==> flow/design.v <==
module binary2deg(
	input i_clk,
	input i_rst,
	input i_start,
	input[63:0] i_decimal,
	input[3:0] i_frccnt,
	output[13:0] o_deg,
	output o_finished
	);
enum {IDLE,D2B1,D2B2,SHIFT,B2D,END} state_w,state_r;
logic[13:0] deg_w,deg_r;
logic[21:0] devider_w,devider_r;
logic[34:0] tmp_w,tmp_r;
logic[63:0] decimal_w,decimal_r;
logic[21:0] binary_w,binary_r;
logic[3:0] cnt_w,cnt_r;
logic[3:0] frccnt_w,frccnt_r;
logic finished;
assign o_finished = finished;
assign o_deg = deg_r;
always@(*) begin
	deg_w = deg_r;
	devider_w = devider_r;
	tmp_w = tmp_r;
	decimal_w = decimal_r;
	binary_w = binary_r;
	cnt_w = cnt_r;
	frccnt_w = frccnt_r;
	state_w = state_r;
	finished = 0;
	case(state_r)
		IDLE: begin
			if(i_start) begin
				state_w = D2B1;
				decimal_w = i_decimal;
				frccnt_w = i_frccnt;
				tmp_w = 0;
			end
			else begin
				state_w = state_r;
				decimal_w = 0;
			end
			binary_w = 0;
			devider_w = 22'b101101000000000000000;
			finished = 0;
		end
		D2B1: begin
			if(decimal_r[3:0] < 10) begin
				tmp_w = (tmp_r >> 4)+(tmp_r >> 5)+(tmp_r >> 8)+(tmp_r >> 9)+(tmp_r >> 12)+(tmp_r >> 13)+{18'd0,decimal_r[3:0],13'd0};
				state_w = state_r;
			end
			else begin
				tmp_w = tmp_r;
				state_w = D2B2;
			end
			decimal_w = decimal_r >> 4;
		end
		D2B2: begin
			if(cnt_r == (frccnt_r - 1)) begin
				state_w = SHIFT;
				cnt_w = 0;
			end
			else begin
				state_w = state_r;
				cnt_w = cnt_r + 1;
			end
			tmp_w = (tmp_r >> 4)+(tmp_r >> 5)+(tmp_r >> 8)+(tmp_r >> 9)+(tmp_r >> 12)+(tmp_r >> 13)+{18'd0,decimal_r[3:0],13'd0};
			decimal_w = decimal_r >> 4;
		end
		SHIFT: begin
			tmp_w = (tmp_r << 3) + (tmp_r << 1);
			if(cnt_r == (frccnt_r - 2)) begin
				state_w = B2D;
				binary_w = tmp_w[21:0];
				cnt_w = 0;
			end
			else begin
				state_w = state_r;
				cnt_w = cnt_r + 1;
			end
		end
		B2D: begin
			if(cnt_r == 13) begin
				state_w = END;
				cnt_w = 0;
			end
			else begin
				state_w = state_r;
				cnt_w = cnt_r + 1;
			end
			if(binary_r < devider_r) begin
				deg_w = {deg_r[12:0],1'b0};
				binary_w = binary_r;
			end
			else begin
				deg_w = {deg_r[12:0],1'b1};
				binary_w = binary_r - devider_r;
			end
			devider_w = devider_r >> 1;
			finished = 0;
		end
		END: begin
			finished = 1;
			state_w = IDLE;
		end
	endcase
end
always@(posedge i_clk or negedge i_rst) begin
	if(!i_rst) begin
		devider_r <= 22'b0101101000000000000000;
		binary_r <= 0;
		deg_r <= 0;
		cnt_r <= 0;
		state_r <= IDLE;
		decimal_r <= 64'd0;
		tmp_r <= 35'd0;
		frccnt_r <= 0;
	end
	else begin
		devider_r <= devider_w;
		binary_r <= binary_w;
		deg_r <= deg_w;
		cnt_r <= cnt_w;
		state_r <= state_w;
		decimal_r <= decimal_w;
		tmp_r <= tmp_w;
		frccnt_r <= frccnt_w;
	end
end
endmodule
module synchro(
	input i_clk,
	input i_rst,
	input i_write,
	input[7:0] i_char,
	output o_full,
	output o_check,
	output[14 - 1:0] o_deg
	);
integer i;
enum {IDLE,IDT,DATA,DEG,CHECK} state_w,state_r;
logic[7:0] cnt_w,cnt_r;
logic[7:0] char_w[7:0],char_r[7:0];
logic[2:0] r_w,r_r,w_w,w_r;
logic[7:0] char;
logic[7:0] check_w,check_r;
logic[7:0] checksum_w,checksum_r,tmp;
logic check;
logic[23:0] SI_w,SI_r;
logic[3:0] pos;
enum {INT,FRC} dstate_w,dstate_r;
logic[63:0] decimal_w,decimal_r;
logic[13:0] deg,deg_w,deg_r;
logic[3:0] frccnt_w,frccnt_r;
logic finished;
binary2deg xbinary2deg(.i_clk(i_clk),.i_rst(i_rst),.i_start(check && (pos == 1)),.i_decimal(decimal_r),.i_frccnt(frccnt_r),.o_deg(deg),.o_finished(finished));
assign o_full = ((w_r + 1) == r_r)? 1 : 0;
assign o_check = check;
assign o_deg = deg_r;
always@(*) begin
	for(i = 0; i < 8; i = i + 1) begin
		char_w[i] = char_r[i];
	end
	if(i_write) begin
		w_w = w_r + 1;
		char_w[w_r] = i_char;
	end
	else begin
		w_w = w_r;
	end
	if(w_r != r_r) begin
		char = char_r[r_r];
		r_w = r_r + 1;
	end
	else begin
		char = 0;
		r_w = r_r;
	end
end
always@(*) begin
	pos = 0;
	case(SI_r)
		{"H","D","G"} : begin
			pos = 1;
		end
		{"H","D","T"} : begin
			pos = 1;
		end
	endcase
end
always@(*) begin
	if(finished)
		deg_w = deg;
	else
		deg_w = deg_r;
end
always@(*) begin
	check = 0;
	checksum_w = checksum_r;
	SI_w = SI_r;
	decimal_w = decimal_r;
	tmp = 0;
	frccnt_w = frccnt_r;
	state_w = state_r;
	dstate_w = dstate_r;
	cnt_w = cnt_r;
	check_w = check_r;
	if(w_r != r_r) begin
		case(state_r)
			IDLE: begin
				check_w = 0;
				decimal_w = 0;
				frccnt_w = 0;
				dstate_w = INT;
				if(char == "$") begin
					state_w = IDT;
				end
				else begin
					state_w = state_r;
				end
				cnt_w = 0;
			end
			IDT: begin
				if(cnt_r == 4) begin
					state_w = DATA;
					cnt_w = 0;
					SI_w = (SI_r << 8) + {16'd0,char};
				end
				else if(cnt_r > 1) begin
					state_w = state_r;
					cnt_w = cnt_r + 1;
					SI_w = (SI_r << 8) + {16'd0,char};
				end
				else begin
					state_w = state_r;
					SI_w = SI_r;
					cnt_w = cnt_r + 1;
				end
				check_w = check_r ^ char;
			end
			DATA: begin
				if(char == "*") begin
					state_w = CHECK;
					cnt_w = 0;
					check_w = check_r;
				end
				else if(char == ",") begin
					cnt_w = cnt_r + 1;
					check_w = check_r ^ char;
					if(cnt_r == (pos - 1)) begin
						state_w = DEG;
					end
					else begin
						state_w = state_r;
					end
				end
				else begin
					state_w = state_r;
					cnt_w = cnt_r;
					check_w = check_r ^ char;
				end
			end
			DEG: begin
				tmp = char - "0";
				if(char == ".") begin
					dstate_w = FRC;
					state_w = state_r;
					cnt_w = cnt_r;
					frccnt_w = frccnt_r;
					decimal_w = (decimal_r << 4) + {60'd0,tmp[3:0]};
				end
				else if(char == ",") begin
					dstate_w = INT;
					state_w = DATA;
					cnt_w = cnt_r;
					frccnt_w = frccnt_r;
					decimal_w = decimal_r;
				end
				else begin
					state_w = state_r;
					dstate_w = dstate_r;
					cnt_w = cnt_r;
					decimal_w = (decimal_r << 4) + {60'd0,tmp[3:0]};
					if(dstate_r == FRC) begin
						frccnt_w = frccnt_r;
					end
					else begin
						frccnt_w = frccnt_r + 1;
					end
				end
				check_w = check_r ^ char;
			end
			CHECK: begin
				if(char == 8'hd) begin
					state_w = IDLE;
					cnt_w = 0;
					if(check_r == checksum_r) begin
						check = 1;
					end
					else begin
						check = 0;
					end
				end
				else begin
					if((char > "/") && (char < ":")) begin
						tmp = char - "0";
						checksum_w = cnt_r == 0 ? {tmp[3:0],4'd0} : {checksum_r[7:4],tmp[3:0]};
					end
					else if((char > "@") && (char < "G")) begin
						tmp = char - "A" + 8'd10;
						checksum_w = cnt_r == 0 ? {tmp[3:0],4'd0} : {checksum_r[7:4],tmp[3:0]};
					end
					else begin
						checksum_w = checksum_r;
					end
					cnt_w = cnt_r + 1;
				end
			end
		endcase
	end
	else begin
		state_w = state_r;
		cnt_w = cnt_r;
		checksum_w = checksum_r;
		check_w = check_r;
	end
end
always@(posedge i_clk or negedge i_rst) begin
	if(!i_rst) begin
		state_r <= IDLE;
		dstate_r <= INT;
		cnt_r <= 0;
		deg_r <= 0;
		checksum_r <= 0;
		check_r <= 0;
		SI_r <= 0;
		r_r <= 0;
		w_r <= 0;
		decimal_r <= 0;
		frccnt_r <= 0;
		for(i = 0; i < 8; i = i + 1) begin
			char_r[i] <= 0;
		end
	end
	else begin
		state_r <= state_w;
		dstate_r <= dstate_w;
		cnt_r <= cnt_w;
		deg_r <= deg_w;
		checksum_r <= checksum_w;
		check_r <= check_w;
		SI_r <= SI_w;
		r_r <= r_w;
		w_r <= w_w;
		decimal_r <= decimal_w;
		frccnt_r <= frccnt_w;
		for(i = 0; i < 8; i = i + 1) begin
			char_r[i] <= char_w[i];
		end
	end
end
endmodule
export LEC_CHECK = 0
export ABC_AREA = 0
export CAP_MARGIN = 20
export CELL_PAD_IN_SITES_GLOBAL_PLACEMENT = 0
export CORE_ASPECT_RATIO = 1.1
export CORE_MARGIN = 2
export CORE_UTILIZATION = 72
export GPL_TIMING_DRIVEN = 1
export MIN_ROUTING_LAYER = met1
export PLACE_DENSITY_LB_ADDON = 0.0
export SETUP_SLACK_MARGIN = 1.24
export SLEW_MARGIN = 30
export TNS_END_PERCENT = 5
create_clock -name core_clock -period 5.05 [get_ports {i_clk}]
run.sh (not shown) runs the stock make flow with config.mk's settings and CLKGATE_MAP_FILE=.
The first run ran to the end with violations: negative setup slack.
==> next run, changes <==
==> flow/config.mk (replaced) <==
export PLATFORM = sky130hd
export DESIGN_NAME = synchro
export DESIGN_NICKNAME = synchro
export VERILOG_FILES = /design/flow/design.v
export SDC_FILE = /design/flow/constraint.sdc
export NUM_CORES = 4
export LEC_CHECK = 0
export CAP_MARGIN = 20
export CORE_MARGIN = 2
export CORE_UTILIZATION = 72
export PLACE_DENSITY_LB_ADDON = 0.0
export SETUP_SLACK_MARGIN = 1.36
export SLEW_MARGIN = 20
==> flow/constraint.sdc (replaced) <==
create_clock -name core_clock -period 4.81 [get_ports {i_clk}]
set_input_delay 0.9620 -clock core_clock [delete_from_list [all_inputs] [get_ports {i_clk}]]
set_output_delay 0.9620 -clock core_clock [all_outputs]
set_load 0.01 [all_outputs]
Now the flow finished with max-capacitance violations, max-slew violations, negative setup slack left.
Setup slack got worse by 0.45 ns.
Die size stays flat.
Total power rises by 26%.
First-iteration DRC count rose to 2.6 times its value.
Cell area came out higher by 6.9%.
==> next run, changes <==
--- a/flow/config.mk
+++ b/flow/config.mk
@@ -7,2 +7,3 @@
 export LEC_CHECK = 0
+export ABC_AREA = 1
 export CAP_MARGIN = 20
@@ -10,4 +11,4 @@
 export CORE_UTILIZATION = 72
-export PLACE_DENSITY_LB_ADDON = 0.0
-export SETUP_SLACK_MARGIN = 1.36
+export CTS_CLUSTER_DIAMETER = 397
+export PLACE_DENSITY = 0.4
 export SLEW_MARGIN = 20
==> flow/constraint.sdc (replaced) <==
create_clock -name core_clock -period 4.11 [get_ports {i_clk}]
set_input_delay 0.8220 -clock core_clock [delete_from_list [all_inputs] [get_ports {i_clk}]]
set_output_delay 0.8220 -clock core_clock [all_outputs]
set_load 0.01 [all_outputs]
Outcome: This time the run stopped in global routing with ODB-0269; synthesized cell count is higher by 25%; area after synthesis climbs by 4.1%; die area is higher by 4.0%.
==> next run, changes <==
--- a/flow/config.mk
+++ b/flow/config.mk
@@ -7,8 +7,5 @@
 export LEC_CHECK = 0
-export ABC_AREA = 1
 export CAP_MARGIN = 20
 export CORE_MARGIN = 2
-export CORE_UTILIZATION = 72
-export CTS_CLUSTER_DIAMETER = 397
-export PLACE_DENSITY = 0.4
+export CORE_UTILIZATION = 40
 export SLEW_MARGIN = 20
==> flow/constraint.sdc (replaced) <==
create_clock -name core_clock -period 6.98 [get_ports {i_clk}]
set_input_delay 1.3960 -clock core_clock [delete_from_list [all_inputs] [get_ports {i_clk}]]
set_output_delay 1.3960 -clock core_clock [all_outputs]
set_load 0.01 [all_outputs]
The changed run produced a clean layout.
Die area went up by about 70%.
Synthesized area fell by about 4%.
Synthesized cell count drops by about 20%.
Power and IR drop assume default switching activity.
